==> onyx <==
==> flow/design.v <==
module interFrameSpace (samplePoint, rst, canRX, frameReady, endOverload, isOverload, isStart);
	input wire samplePoint, rst, canRX, frameReady, endOverload;
	output wire isOverload, isStart;
	parameter bit1_intermission = 0, bit2_intermission = 1, bit3_intermission = 2, bus_idle = 3;
	reg [2:0]state;
	reg isOverload0, isStart0;
	reg endError;
	assign isOverload = isOverload0;
	assign isStart = isStart0;
	always @ (posedge samplePoint) begin
		if (rst) begin
			state <= bus_idle;
			isOverload0 <= 0;
			isStart0 <= 0;
			endError <= 0;
		end else begin
		if (frameReady == 0)begin
			state <= bit1_intermission;
			isOverload0 <= 0;
			isStart0 <= 0;
			if (endOverload)
				endError <= 1;
		end
		if (isOverload) begin
			isOverload0 <= 0;
		end
		if (frameReady == 1 && endOverload == 1) begin
			if (canRX == 1) begin
				state <= bit2_intermission;
				isOverload0 <= 0;
				isStart0 <= 0;
			end else begin
				state <= bit1_intermission;
				isOverload0 <= 1;
				isStart0 <= 0;
			end
		end
		if ((frameReady == 1 && endOverload == 0) || endError == 1) begin
			case (state)
				bit1_intermission:
					if (canRX == 1) begin
						state <= bit2_intermission;
						isOverload0 <= 0;
						isStart0 <= 0;
					end else begin
						state <= bit1_intermission;
						isOverload0 <= 1;
						isStart0 <= 0;
						endError <= 0;
					end
				bit2_intermission:
					if (canRX == 1) begin
						state <= bit3_intermission;
						isOverload0 <= 0;
						isStart0 <= 0;
					end else begin
						state <= bit1_intermission;
						isOverload0 <= 1;
						isStart0 <= 0;
						endError <= 0;
					end
				bit3_intermission:
					if (canRX == 1) begin
						state <= bus_idle;
						isOverload0 <= 0;
						isStart0 <= 0;
					end else begin
						state <= bit1_intermission;
						isOverload0 <= 0;
						isStart0 <= 1;
						endError <= 0;
					end
				bus_idle:
					if (canRX == 1) begin
						state <= bus_idle;
						isOverload0 <= 0;
						isStart0 <= 0;
					end else begin
						state <= bit1_intermission;
						isOverload0 <= 0;
						isStart0 <= 1;
						endError <= 0;
					end
			endcase
		end
		end
	end
endmodule
module overload (samplePoint, rst, canRX, isOverload, isError, endOverload);
	input wire samplePoint, rst, canRX, isOverload, isError;
	output wire endOverload;
	parameter overload_flag = 0, overload_superposition = 1, overload_delimiter = 2;
	reg [1:0]state;
	reg [4:0]count;
	reg endOverload0;
	reg alredyOverError;
	assign endOverload = endOverload0;
	always @ (posedge samplePoint) begin
		if (rst) begin
			state <= overload_flag;
			count <= 0;
			endOverload0 <= 0;
			alredyOverError <= 0;
		end else begin
		if (endOverload0) begin
			endOverload0 <= 0;
		end
		if (isOverload == 1 || isError == 1 || alredyOverError == 1) begin
			case (state)
				overload_flag:  
					if (isOverload == 1 || alredyOverError == 1) begin
						if (canRX == 0) begin 
							if (count == 4) begin
								state <= overload_superposition;
								count <= count + 1;
							end else begin
								alredyOverError <= 1;
								count <= count + 1;
							end
						end else if (canRX == 1) begin
							alredyOverError <= 1;
							count <= 0;
							state <= overload_flag;
						end
					end else if (isError == 1 || alredyOverError == 1) begin
						if (canRX == 0) begin 
							if (count == 5) begin
								state <= overload_superposition;
								count <= count + 1;
							end else begin
								alredyOverError <= 1;
								count <= count + 1;
							end
						end else if (canRX == 1) begin
							alredyOverError <= 1;
							count <= 0;
							state <= overload_flag;
						end
					end
				overload_superposition:
					if (canRX == 0) begin 
						if (count < 11) begin
							count <= count + 1;
						end else begin
							count <= 0;
							state <= overload_flag;
						end
					end else if (canRX == 1) begin
						state <= overload_delimiter;
						count <= 1;
					end
				overload_delimiter:
					if (canRX == 1) begin 
						if (count < 7) begin
							count <= count + 1;
						end else begin
							endOverload0 <= 1;
							alredyOverError <= 0;
							state <= overload_flag;
							count <= 0;
						end
					end else if (canRX == 0) begin
						if (count == 7) begin 
							state <= overload_flag;
							count <= 1;
						end else begin
							count <= 0;
							state <= overload_flag;
						end
					end
			endcase
		end
		end
	end
endmodule
module framecontroller
(
	input	sp, rst, CAN_RX, reset, isStuff, errorFlag,
	output reg BS_onoff,
	output reg [1:0]CRCtype,
	output reg BRS_Stop,
	output reg invalidBit,
	output reg  CRCcalc_on,
	output reg  CRCtime, 
	output reg ackValue,
	output reg  RTR_SRR,
	output reg  IDE,
	output reg 	EDL,
	output reg  BRS,
	output reg RTR_r1,
	output reg frameReady
);
	parameter arbID_st = 0, RTR_SRR_st = 1, IDE0_st = 2, IDE1_st = 3, r0_EDL_st = 4;
	parameter extID_st = 5, extRTR_st = 6, r1_EDL_st = 7, r0_FD_st = 8, BRS_st = 9;
	parameter ESI_st = 10, DLC_st = 11, data_st = 12, crc15_st = 13, crc17_st = 14;
	parameter crc21_st = 15, crcDel_st = 16, ack_st = 17, ackDel_st = 18, eof_st = 19;
	parameter ready_st = 20, error_st = 21;
	reg		[4:0]state;
	reg		[9:0]cont;
	reg		[6:0]dlc;
	reg		FD;
	reg		bitlido;
	reg		frameReady_v;
	always @ (posedge sp) begin
		if (rst) begin
			state <= ready_st;
			cont = 0;
			dlc = 0;
			FD = 0;
			BS_onoff = 0;
			CRCtype = 0;
			CRCtime = 0;
			CRCcalc_on = 0;
			BRS_Stop = 0;
			invalidBit = 0;
			ackValue = 0;
			RTR_SRR = 0;
			IDE = 0;
			EDL = 0;
			BRS = 0;
			RTR_r1 = 0;
			frameReady_v = 1;
		end
		else
		if (reset) begin
			state <= arbID_st;
			cont = 1;
			dlc = 0;
			FD = 0;
			BS_onoff = 0;
			CRCtype = 0;
			CRCtime = 0;
			CRCcalc_on = 0;
			BRS_Stop = 0;
			invalidBit = 0;
			ackValue = 0;
			RTR_SRR = 0;
			IDE = 0;
			EDL = 0;
			BRS = 0;
			RTR_r1 = 0;
			frameReady_v = 0;
			BS_onoff = 1;
			CRCcalc_on = 1;
			if(errorFlag)
			begin
				state <= error_st;
			end
		end
		else
		if (~isStuff) begin
			case (state)
				arbID_st:  
					begin
						if(cont < 10)
						begin
							cont = cont +1;
						end
						else
						begin
							state <= RTR_SRR_st;
						end
					end
				RTR_SRR_st:  
					begin
						RTR_SRR = CAN_RX;
						if (CAN_RX)
						begin
							state <= IDE1_st;
						end
						else
						begin
							state <= IDE0_st;
						end
					end
				IDE0_st:
					begin
					IDE = CAN_RX;
					if(~CAN_RX)
						begin
							state <= r0_EDL_st;
						end
					else
						begin
							state <= error_st;
						end
					end
				IDE1_st:
					begin
					IDE = CAN_RX;
					if (CAN_RX)
						begin
							cont = 0;
							state <= extID_st;
						end
						else
						begin
							state <= r0_EDL_st;
						end
					end
				extID_st:
					if (cont < 17)
					begin
						cont = cont + 1;
					end
					else
					begin
						state <= extRTR_st;
					end
				extRTR_st:
					begin
						RTR_r1 = CAN_RX;
						state <= r1_EDL_st;
					end
				r1_EDL_st:
					begin
						EDL = CAN_RX;
						if (CAN_RX)
						begin
							state <= r0_FD_st;
						end
						else
						begin
							state <= r0_EDL_st;
						end
					end
				r0_EDL_st:
					begin
						EDL = CAN_RX;
						if (CAN_RX)
						begin
							state <= r0_FD_st;
						end
						else
						begin
							cont = 0;
							state <= DLC_st;
						end
					end
				r0_FD_st:
					if(~CAN_RX)
					begin
						FD = 1;
						state <= BRS_st;
					end
					else
					begin
						state <= error_st;
					end
				BRS_st:
					begin
						BRS = CAN_RX;
						BRS_Stop = CAN_RX;
						state <= ESI_st;
					end
				ESI_st:
					begin
						cont = 0;
						state <= DLC_st;
					end
				DLC_st: 
					begin
						dlc = dlc << 1;
						dlc = dlc + CAN_RX;
						cont = cont + 1;
						bitlido = CAN_RX;
						if (cont == 4  && dlc != 0) 
						begin
							cont = 0;
							if(dlc > 8 && FD == 0)
							begin
								dlc = 8;
							end
							else if(dlc > 8)
							begin
								case(dlc)
									9:
										dlc = 12;
									10:
										dlc = 16;
									11:
										dlc = 20;
									12:
										dlc = 24;
									13:
										dlc = 32;
									14:
										dlc = 48;
									15:
										dlc = 64;
								endcase
							end
							state <= data_st;
						end
						else if(cont == 4 && dlc == 0)
						begin
							cont =0;
							if(FD == 0)
							begin
								state <= crc15_st;
							end
							else if(dlc <= 16)
							begin
								state <= crc17_st;
							end
							else
							begin
								state <= crc21_st;
							end
						end
					end
				data_st:
					begin
						if(FD)
							begin
								BRS_Stop = 1;
							end
						cont = cont + 1;
						if (cont==8*dlc)  
						begin
							if(FD == 0)
							begin
								cont = 0;
								state <= crc15_st;
							end
							else if(dlc <= 16)
							begin
								cont = 0;
								state <= crc17_st;
							end
							else
							begin
								cont = 0;
								state <= crc21_st;
							end
						end
					end
				crc15_st:
					begin
						CRCcalc_on =0;
						CRCtime = 1;
						CRCtype = 1;
						cont = cont +1;
						if (cont==15)
						begin
							state <= crcDel_st;
						end
					end
				crc17_st:
					begin
						CRCcalc_on =0;
						CRCtime = 1;
						CRCtype = 2;
						cont = cont +1;
						if (cont==17)
						begin
							state <= crcDel_st;
						end
					end
				crc21_st:
					begin
						CRCcalc_on =0;
						CRCtime = 1;
						CRCtype = 3;
						cont = cont +1;
						if (cont==21)
						begin
							state <= crcDel_st;
						end
					end
				crcDel_st:
					begin
						CRCtime = 0;
						CRCtype = 0;
						BS_onoff = 0;
						BRS_Stop = 0;
						if(CAN_RX)
						begin
							state <= ack_st;
						end
						else
						begin
							state <= error_st;
						end
					end
				ack_st:
					state <= ackDel_st;
				ackDel_st:
					if(CAN_RX)
					begin
						cont = 0;
						state <= eof_st;
					end
					else
					begin
						state <= error_st;
					end
				eof_st:
					begin
						cont = cont +1;
						if(cont==7)
						begin
							frameReady_v = 1;
							state <= ready_st;
						end
					end
				ready_st:
					begin
						frameReady_v = 1;
						state <= ready_st;
					end
				error_st:
					begin
						cont = 0;
						dlc = 0;
						FD = 0;
					end
			endcase
		end
		frameReady <= frameReady_v;
	end
endmodule
module DatavsRemote(
RTR_SRR,
IDE,
RTR_r1,
isRemote
);
	input RTR_SRR, IDE, RTR_r1;
	output isRemote;
	assign isRemote = RTR_SRR & (IDE ~^ RTR_r1);
endmodule
module frameSize
(
	input	sp, rst, isStuff, reset,
	output reg [9:0] size
);
	always @ (posedge sp) begin
		if (rst)
			begin
				size <= 10'b0;
			end
		else if (reset)
			begin
				size <= 10'b1;
			end
		else if (~isStuff)
			begin
				size <= size + 1;
			end
	end
endmodule
module frameStorage
(
	input	sp, rst, CAN_RX, isStuff, reset,
	output reg [150:0] frame
);
	always @ (posedge sp) begin
		if (rst)
			begin
				frame = 0;
			end
		else if (reset)
			begin
				frame = 0;
				frame = frame << 1;
				frame = frame + CAN_RX;
			end
		else if (~isStuff)
			begin
				frame = frame << 1;
				frame = frame + CAN_RX;
			end
	end
endmodule
module frameMakerTop (samplePoint, reset, canRX, isError, isStuff, endOverload, BS_onoff, CRCtype, BRS_Stop, invalidBit, CRCcalc_on, CRCtime, ackValue, IDE, EDL, BRS, isRemote, size, frame, frameReady, isStart);
	input wire samplePoint, reset, canRX, isError, isStuff;
	output wire endOverload, BS_onoff, BRS_Stop, invalidBit, CRCcalc_on, CRCtime, ackValue, IDE, EDL, BRS, isRemote, frameReady, isStart;
	output wire [1:0] CRCtype;
	output wire [9:0] size;
	output wire [150:0] frame;
	wire isOverloadFromInterframe, RTR_SRR, RTR_r1;
	interFrameSpace ifs (samplePoint, reset, canRX, frameReady, endOverload, isOverloadFromInterframe, isStart);
	overload ov (samplePoint, reset, canRX, isOverloadFromInterframe, isError, endOverload);
	framecontroller fc (samplePoint, reset, canRX, isStart, isStuff, isError, BS_onoff, CRCtype, BRS_Stop, invalidBit, CRCcalc_on, CRCtime, ackValue, RTR_SRR, IDE, EDL, BRS, RTR_r1, frameReady);
	DatavsRemote dr (RTR_SRR, IDE, RTR_r1, isRemote);
	frameSize fsz (samplePoint, reset, isStuff, isStart, size);
	frameStorage fst (samplePoint, reset, canRX, isStuff, isStart, frame);
endmodule
==> flow/run.sh <==
#!/bin/bash
# the make line also repeats each setting of config.mk as NAME=value (left out here)
make -C /OpenROAD-flow-scripts/flow DESIGN_CONFIG=/design/flow/config.mk WORK_HOME=/design/flow/orfs CLKGATE_MAP_FILE= finish
==> flow/config.mk <==
export PLATFORM = sky130hd
export DESIGN_NAME = frameMakerTop
export DESIGN_NICKNAME = frameMakerTop
export VERILOG_FILES = /design/flow/design.v
export SDC_FILE = /design/flow/constraint.sdc
export NUM_CORES = 4
export LEC_CHECK = 0
export ABC_AREA = 0
export CAP_MARGIN = 5
export CELL_PAD_IN_SITES_DETAIL_PLACEMENT = 1
export CELL_PAD_IN_SITES_GLOBAL_PLACEMENT = 1
export CORE_ASPECT_RATIO = 0.82
export CORE_MARGIN = 2
export CORE_UTILIZATION = 36
export CTS_CLUSTER_SIZE = 58
export GPL_ROUTABILITY_DRIVEN = 1
export HOLD_SLACK_MARGIN = 0.03
export MAX_ROUTING_LAYER = met5
export PLACE_DENSITY_LB_ADDON = 0.01
export SETUP_SLACK_MARGIN = 0.44
export SLEW_MARGIN = 20
export TNS_END_PERCENT = 40
==> flow/constraint.sdc <==
create_clock -name core_clock -period 5.21 [get_ports {samplePoint}]
set_input_delay 1.0420 -clock core_clock [delete_from_list [all_inputs] [get_ports {samplePoint}]]
set_output_delay 1.0420 -clock core_clock [all_outputs]
set_load 0.01 [all_outputs]
==> garnet: changes against onyx <==
==> flow/config.mk (replaced) <==
export PLATFORM = sky130hd
export DESIGN_NAME = frameMakerTop
export DESIGN_NICKNAME = frameMakerTop
export VERILOG_FILES = /design/flow/design.v
export SDC_FILE = /design/flow/constraint.sdc
export NUM_CORES = 4
export LEC_CHECK = 0
export ABC_AREA = 0
export CAP_MARGIN = 10
export CELL_PAD_IN_SITES_DETAIL_PLACEMENT = 0
export CORE_ASPECT_RATIO = 0.82
export CORE_MARGIN = 2
export CORE_UTILIZATION = 71
export CTS_CLUSTER_DIAMETER = 48
export CTS_CLUSTER_SIZE = 58
export GPL_ROUTABILITY_DRIVEN = 0
export MAX_ROUTING_LAYER = met4
export PLACE_DENSITY = 0.36
export SLEW_MARGIN = 20
export TNS_END_PERCENT = 40
==> flow/constraint.sdc (replaced) <==
create_clock -name core_clock -period 2.1 [get_ports {samplePoint}]
set_input_delay 0.4200 -clock core_clock [delete_from_list [all_inputs] [get_ports {samplePoint}]]
set_output_delay 0.4200 -clock core_clock [all_outputs]
set_load 0.01 [all_outputs]
==> summary of the runs <==
onyx produced a clean layout. garnet finished but failed the layout checks on negative setup slack. Of onyx and garnet, garnet has the higher sequential share of layout area (gap 0.14 points). In garnet the count of clock-buffer cells in the layout is lower than in onyx, by 17. Clock skew: garnet is higher than onyx (0.00094 ns). Worst hold slack: onyx is higher than garnet (0.21 ns). In onyx the non-clock buffer count is lower than in garnet, by 44. In onyx the wire length is lower than in garnet, by about 24%. Between onyx and garnet, the lower total power is in onyx (gap 55%, measured against garnet). In garnet the final cell count is lower than in onyx, by about 10%. In sequential cell count, onyx and garnet do not differ.
==> figures <==
Result of the run: garnet finished with violations; onyx timing/DRC/antenna clean
Violated checks: garnet negative setup slack; onyx -
Highest-power group: garnet registers; onyx clock
Worst hold slack after final layout: garnet 0.264 ns; onyx 0.473 ns
Clock transition at path regs: garnet 0.09 ns; onyx 0.06 ns
Termination of the worst setup path: garnet fc.cont[5]; onyx isStart
Standard cell area after detailed placement: garnet 11800 sq um; onyx 11700 sq um
Sequential Area: garnet 4620 sq um; onyx 4600 sq um
Clock network area share: garnet 4.22%; onyx 6.80%
DRT Wirelength: garnet 35200 um; onyx 26800 um
Combinational Power Share: garnet 7.6%; onyx 5.4%
Logic area: garnet 4810 sq um; onyx 4670 sq um
Setup TNS after final layout: garnet -1.14 ns; onyx 0 ns
Non-clock buffer instance count of the final layout: garnet 231; onyx 187
Post-layout instance count excluding filler cells: garnet 1423; onyx 1580
Sum of met2 wire segment lengths after detailed routing: garnet 16200 um; onyx 11300 um
Final #Nets: garnet 1246; onyx 1210
Worst path depth: garnet 9; onyx 1
Slew at the pin closest to its max-slew limit: garnet 0.804 ns; onyx 0.921 ns
Category of the critical setup timing path: garnet flop to flop; onyx flop to primary output
Element type at the critical path end: garnet flop; onyx primary output
Power figures rest on the tool's default switching activity, not on a simulated workload.
